==> inputs of run K <==
==> flow/design.v <==
`timescale 1ns / 1ps
module HalfAdder(
    input a,  
    input b,  
    output f,  
    output carryOut  
    );
    xor(f, a, b);
    and(carryOut, a, b);
endmodule
`timescale 1ns / 1ps
module FullAdder(
    input a,
    input b,
    input carryIn,
    output sum,
    output carryOut
    );
    wire ha1Sum, ha1CarryOut, ha2CarryOut;
    HalfAdder halfAdder1(a, b, ha1Sum, ha1CarryOut);
    HalfAdder halfAdder2(ha1Sum, carryIn, sum, ha2CarryOut);
    or(carryOut, ha1CarryOut, ha2CarryOut);
endmodule
`timescale 1ns / 1ps
module MultiAnd16(
    input [15:0] a,
    input b,
    output [15:0] c
    );
    and(c[0], a[0], b);
    and(c[1], a[1], b);
    and(c[2], a[2], b);
    and(c[3], a[3], b);
    and(c[4], a[4], b);
    and(c[5], a[5], b);
    and(c[6], a[6], b);
    and(c[7], a[7], b);
    and(c[8], a[8], b);
    and(c[9], a[9], b);
    and(c[10], a[10], b);
    and(c[11], a[11], b);
    and(c[12], a[12], b);
    and(c[13], a[13], b);
    and(c[14], a[14], b);
    and(c[15], a[15], b);
endmodule
`timescale 1ns / 1ps
module MultiAdd15(
    input [14:0] a,
    input [14:0] b,
    input [14:0] carryIn,
    output [14:0] sum,
    output [14:0] carryOut
    );
    FullAdder fa0(a[0], b[0], carryIn[0], sum[0], carryOut[0]);  
    FullAdder fa1(a[1], b[1], carryIn[1], sum[1], carryOut[1]);
    FullAdder fa2(a[2], b[2], carryIn[2], sum[2], carryOut[2]);
    FullAdder fa3(a[3], b[3], carryIn[3], sum[3], carryOut[3]);
    FullAdder fa4(a[4], b[4], carryIn[4], sum[4], carryOut[4]);
    FullAdder fa5(a[5], b[5], carryIn[5], sum[5], carryOut[5]);
    FullAdder fa6(a[6], b[6], carryIn[6], sum[6], carryOut[6]);
    FullAdder fa7(a[7], b[7], carryIn[7], sum[7], carryOut[7]);
    FullAdder fa8(a[8], b[8], carryIn[8], sum[8], carryOut[8]);
    FullAdder fa9(a[9], b[9], carryIn[9], sum[9], carryOut[9]);
    FullAdder fa10(a[10], b[10], carryIn[10], sum[10], carryOut[10]);
    FullAdder fa11(a[11], b[11], carryIn[11], sum[11], carryOut[11]);
    FullAdder fa12(a[12], b[12], carryIn[12], sum[12], carryOut[12]);
    FullAdder fa13(a[13], b[13], carryIn[13], sum[13], carryOut[13]);
    FullAdder fa14(a[14], b[14], carryIn[14], sum[14], carryOut[14]);
endmodule
`timescale 1ns / 1ps
module ArrayMultiplier(
    input [15:0] a,
    input [15:0] b,
    output [31:0] f
    );
    wire [15:0] tmpAnd [0:15];
    wire [14:0] tmpSum [0:14];
    wire [14:0] tmpCarry [0:15];
    MultiAnd16 and0(a, b[0], tmpAnd[0]);
    MultiAnd16 and1(a, b[1], tmpAnd[1]);
    MultiAnd16 and2(a, b[2], tmpAnd[2]);
    MultiAnd16 and3(a, b[3], tmpAnd[3]);
    MultiAnd16 and4(a, b[4], tmpAnd[4]);
    MultiAnd16 and5(a, b[5], tmpAnd[5]);
    MultiAnd16 and6(a, b[6], tmpAnd[6]);
    MultiAnd16 and7(a, b[7], tmpAnd[7]);
    MultiAnd16 and8(a, b[8], tmpAnd[8]);
    MultiAnd16 and9(a, b[9], tmpAnd[9]);
    MultiAnd16 and10(a, b[10], tmpAnd[10]);
    MultiAnd16 and11(a, b[11], tmpAnd[11]);
    MultiAnd16 and12(a, b[12], tmpAnd[12]);
    MultiAnd16 and13(a, b[13], tmpAnd[13]);
    MultiAnd16 and14(a, b[14], tmpAnd[14]);
    MultiAnd16 and15(a, b[15], tmpAnd[15]);
    MultiAdd15 add0(tmpAnd[0][15:1], tmpAnd[1][14:0], 15'd0, tmpSum[0], tmpCarry[0]);
    MultiAdd15 add1({tmpAnd[1][15], tmpSum[0][14:1]}, tmpAnd[2][14:0], tmpCarry[0], tmpSum[1], tmpCarry[1]);
    MultiAdd15 add2({tmpAnd[2][15], tmpSum[1][14:1]}, tmpAnd[3][14:0], tmpCarry[1], tmpSum[2], tmpCarry[2]);
    MultiAdd15 add3({tmpAnd[3][15], tmpSum[2][14:1]}, tmpAnd[4][14:0], tmpCarry[2], tmpSum[3], tmpCarry[3]);
    MultiAdd15 add4({tmpAnd[4][15], tmpSum[3][14:1]}, tmpAnd[5][14:0], tmpCarry[3], tmpSum[4], tmpCarry[4]);
    MultiAdd15 add5({tmpAnd[5][15], tmpSum[4][14:1]}, tmpAnd[6][14:0], tmpCarry[4], tmpSum[5], tmpCarry[5]);
    MultiAdd15 add6({tmpAnd[6][15], tmpSum[5][14:1]}, tmpAnd[7][14:0], tmpCarry[5], tmpSum[6], tmpCarry[6]);
    MultiAdd15 add7({tmpAnd[7][15], tmpSum[6][14:1]}, tmpAnd[8][14:0], tmpCarry[6], tmpSum[7], tmpCarry[7]);
    MultiAdd15 add8({tmpAnd[8][15], tmpSum[7][14:1]}, tmpAnd[9][14:0], tmpCarry[7], tmpSum[8], tmpCarry[8]);
    MultiAdd15 add9({tmpAnd[9][15], tmpSum[8][14:1]}, tmpAnd[10][14:0], tmpCarry[8], tmpSum[9], tmpCarry[9]);
    MultiAdd15 add10({tmpAnd[10][15], tmpSum[9][14:1]}, tmpAnd[11][14:0], tmpCarry[9], tmpSum[10], tmpCarry[10]);
    MultiAdd15 add11({tmpAnd[11][15], tmpSum[10][14:1]}, tmpAnd[12][14:0], tmpCarry[10], tmpSum[11], tmpCarry[11]);
    MultiAdd15 add12({tmpAnd[12][15], tmpSum[11][14:1]}, tmpAnd[13][14:0], tmpCarry[11], tmpSum[12], tmpCarry[12]);
    MultiAdd15 add13({tmpAnd[13][15], tmpSum[12][14:1]}, tmpAnd[14][14:0], tmpCarry[12], tmpSum[13], tmpCarry[13]);
    MultiAdd15 add14({tmpAnd[14][15], tmpSum[13][14:1]}, tmpAnd[15][14:0], tmpCarry[13], tmpSum[14], tmpCarry[14]);
    FullAdder add15(tmpSum[14][1], tmpCarry[14][0], 1'b0, f[16], tmpCarry[15][0]);
    FullAdder add16(tmpSum[14][2], tmpCarry[14][1], tmpCarry[15][0], f[17], tmpCarry[15][1]);
    FullAdder add17(tmpSum[14][3], tmpCarry[14][2], tmpCarry[15][1], f[18], tmpCarry[15][2]);
    FullAdder add18(tmpSum[14][4], tmpCarry[14][3], tmpCarry[15][2], f[19], tmpCarry[15][3]);
    FullAdder add19(tmpSum[14][5], tmpCarry[14][4], tmpCarry[15][3], f[20], tmpCarry[15][4]);
    FullAdder add20(tmpSum[14][6], tmpCarry[14][5], tmpCarry[15][4], f[21], tmpCarry[15][5]);
    FullAdder add21(tmpSum[14][7], tmpCarry[14][6], tmpCarry[15][5], f[22], tmpCarry[15][6]);
    FullAdder add22(tmpSum[14][8], tmpCarry[14][7], tmpCarry[15][6], f[23], tmpCarry[15][7]);
    FullAdder add23(tmpSum[14][9], tmpCarry[14][8], tmpCarry[15][7], f[24], tmpCarry[15][8]);
    FullAdder add24(tmpSum[14][10], tmpCarry[14][9], tmpCarry[15][8], f[25], tmpCarry[15][9]);
    FullAdder add25(tmpSum[14][11], tmpCarry[14][10], tmpCarry[15][9], f[26], tmpCarry[15][10]);
    FullAdder add26(tmpSum[14][12], tmpCarry[14][11], tmpCarry[15][10], f[27], tmpCarry[15][11]);
    FullAdder add27(tmpSum[14][13], tmpCarry[14][12], tmpCarry[15][11], f[28], tmpCarry[15][12]);
    FullAdder add28(tmpSum[14][14], tmpCarry[14][13], tmpCarry[15][12], f[29], tmpCarry[15][13]);
    FullAdder add29(tmpAnd[15][15], tmpCarry[14][14], tmpCarry[15][13], f[30], f[31]);
    assign f[0] = tmpAnd[0][0];
    assign f[1] = tmpSum[0][0];
    assign f[2] = tmpSum[1][0];
    assign f[3] = tmpSum[2][0];
    assign f[4] = tmpSum[3][0];
    assign f[5] = tmpSum[4][0];
    assign f[6] = tmpSum[5][0];
    assign f[7] = tmpSum[6][0];
    assign f[8] = tmpSum[7][0];
    assign f[9] = tmpSum[8][0];
    assign f[10] = tmpSum[9][0];
    assign f[11] = tmpSum[10][0];
    assign f[12] = tmpSum[11][0];
    assign f[13] = tmpSum[12][0];
    assign f[14] = tmpSum[13][0];
    assign f[15] = tmpSum[14][0];
endmodule
`timescale 1ns / 1ps
module RippleAdder8(
    input [7:0] a,
    input [7:0] b,
    input carryIn,
    output [7:0] sum,
    output carryOut
    );
    wire tmpCarry [0:6];
    FullAdder fa0(a[0], b[0], carryIn, sum[0], tmpCarry[0]);  
    FullAdder fa1(a[1], b[1], tmpCarry[0], sum[1], tmpCarry[1]);
    FullAdder fa2(a[2], b[2], tmpCarry[1], sum[2], tmpCarry[2]);
    FullAdder fa3(a[3], b[3], tmpCarry[2], sum[3], tmpCarry[3]);
    FullAdder fa4(a[4], b[4], tmpCarry[3], sum[4], tmpCarry[4]);
    FullAdder fa5(a[5], b[5], tmpCarry[4], sum[5], tmpCarry[5]);
    FullAdder fa6(a[6], b[6], tmpCarry[5], sum[6], tmpCarry[6]);
    FullAdder fa7(a[7], b[7], tmpCarry[6], sum[7], carryOut);  
endmodule
`timescale 1ns / 1ps
module Adder32(
    input [31:0] a,
    input [31:0] b,
    output [31:0] sum,
    output carryOut
    );
    wire tmpCarry [0:2];
    RippleAdder8 add0(a[7:0], b[7:0], 1'b0, sum[7:0], tmpCarry[0]);
    RippleAdder8 add1(a[15:8], b[15:8], tmpCarry[0], sum[15:8], tmpCarry[1]);
    RippleAdder8 add2(a[23:16], b[23:16], tmpCarry[1], sum[23:16], tmpCarry[2]);
    RippleAdder8 add3(a[31:24], b[31:24], tmpCarry[2], sum[31:24], carryOut);
endmodule
`timescale 1ns / 1ps
module MACRegister(
    input clk,
    input rst,
    input [1:0] opcode,
    input [15:0] a,
    input [15:0] b,
    output [31:0] dataOut
    );
    reg [31:0] register;
    assign dataOut = register;
    wire [31:0] product;
    wire [31:0] sum;
    ArrayMultiplier multiplier(a, b, product);
    Adder32 adder(register, product, sum);
    always @ (posedge clk) begin
        if (rst)
            register <= 32'd0;
        else case (opcode)
            2'd1:  
                register <= {a, b};
            2'd2:  
                register <= sum;
        endcase
    end
endmodule
==> flow/run.sh <==
#!/bin/bash
# the make line also repeats each setting of config.mk as NAME=value (left out here)
make -C /OpenROAD-flow-scripts/flow DESIGN_CONFIG=/design/flow/config.mk WORK_HOME=/design/flow/orfs CLKGATE_MAP_FILE= finish
==> flow/config.mk <==
export PLATFORM = sky130hd
export DESIGN_NAME = MACRegister
export DESIGN_NICKNAME = MACRegister
export VERILOG_FILES = /design/flow/design.v
export SDC_FILE = /design/flow/constraint.sdc
export NUM_CORES = 4
export LEC_CHECK = 0
export ABC_AREA = 0
export CAP_MARGIN = 40
export CORE_MARGIN = 2
export CORE_UTILIZATION = 72
export CTS_CLUSTER_DIAMETER = 217
export CTS_CLUSTER_SIZE = 76
export HOLD_SLACK_MARGIN = 0.29
export PLACE_DENSITY = 0.35
export SETUP_SLACK_MARGIN = -0.59
export SLEW_MARGIN = 20
export TNS_END_PERCENT = 70
==> flow/constraint.sdc <==
create_clock -name core_clock -period 9.84 [get_ports {clk}]
set_input_delay 1.9680 -clock core_clock [delete_from_list [all_inputs] [get_ports {clk}]]
set_output_delay 1.9680 -clock core_clock [all_outputs]
set_load 0.01 [all_outputs]
==> run G: changes against run K <==
--- a/flow/config.mk
+++ b/flow/config.mk
@@ -7,7 +7,7 @@
 export LEC_CHECK = 0
-export ABC_AREA = 0
-export CAP_MARGIN = 40
+export ABC_AREA = 1
+export CAP_MARGIN = 20
 export CORE_MARGIN = 2
 export CORE_UTILIZATION = 72
-export CTS_CLUSTER_DIAMETER = 217
+export CTS_CLUSTER_DIAMETER = 177
 export CTS_CLUSTER_SIZE = 76
==> comparison table <==
metric                                                            run G                       run K
Status                                       complete, but fails checks  complete, but fails checks
Layout check failures                              negative setup slack        negative setup slack
Most frequent cell after synthesis                                inv_1                        fa_1
Avg Vias per Cell                                                 4.991                       5.437
Final sum of negative setup slack                             -51.71 ns                   -52.80 ns
Post-CTS Setup Inserts                                                0                           2
Post-layout instance area                                   10800 sq um                 10690 sq um
Peak Freq                                                     64.93 MHz                   64.90 MHz
MUX share of area                                                     0                    0.002316
Area fraction in xor and xnor cells                                   0                   0.0009535
Unique cell type count in the Yosys netlist                          17                          23
DP Cell Count                                                      1369                        1158
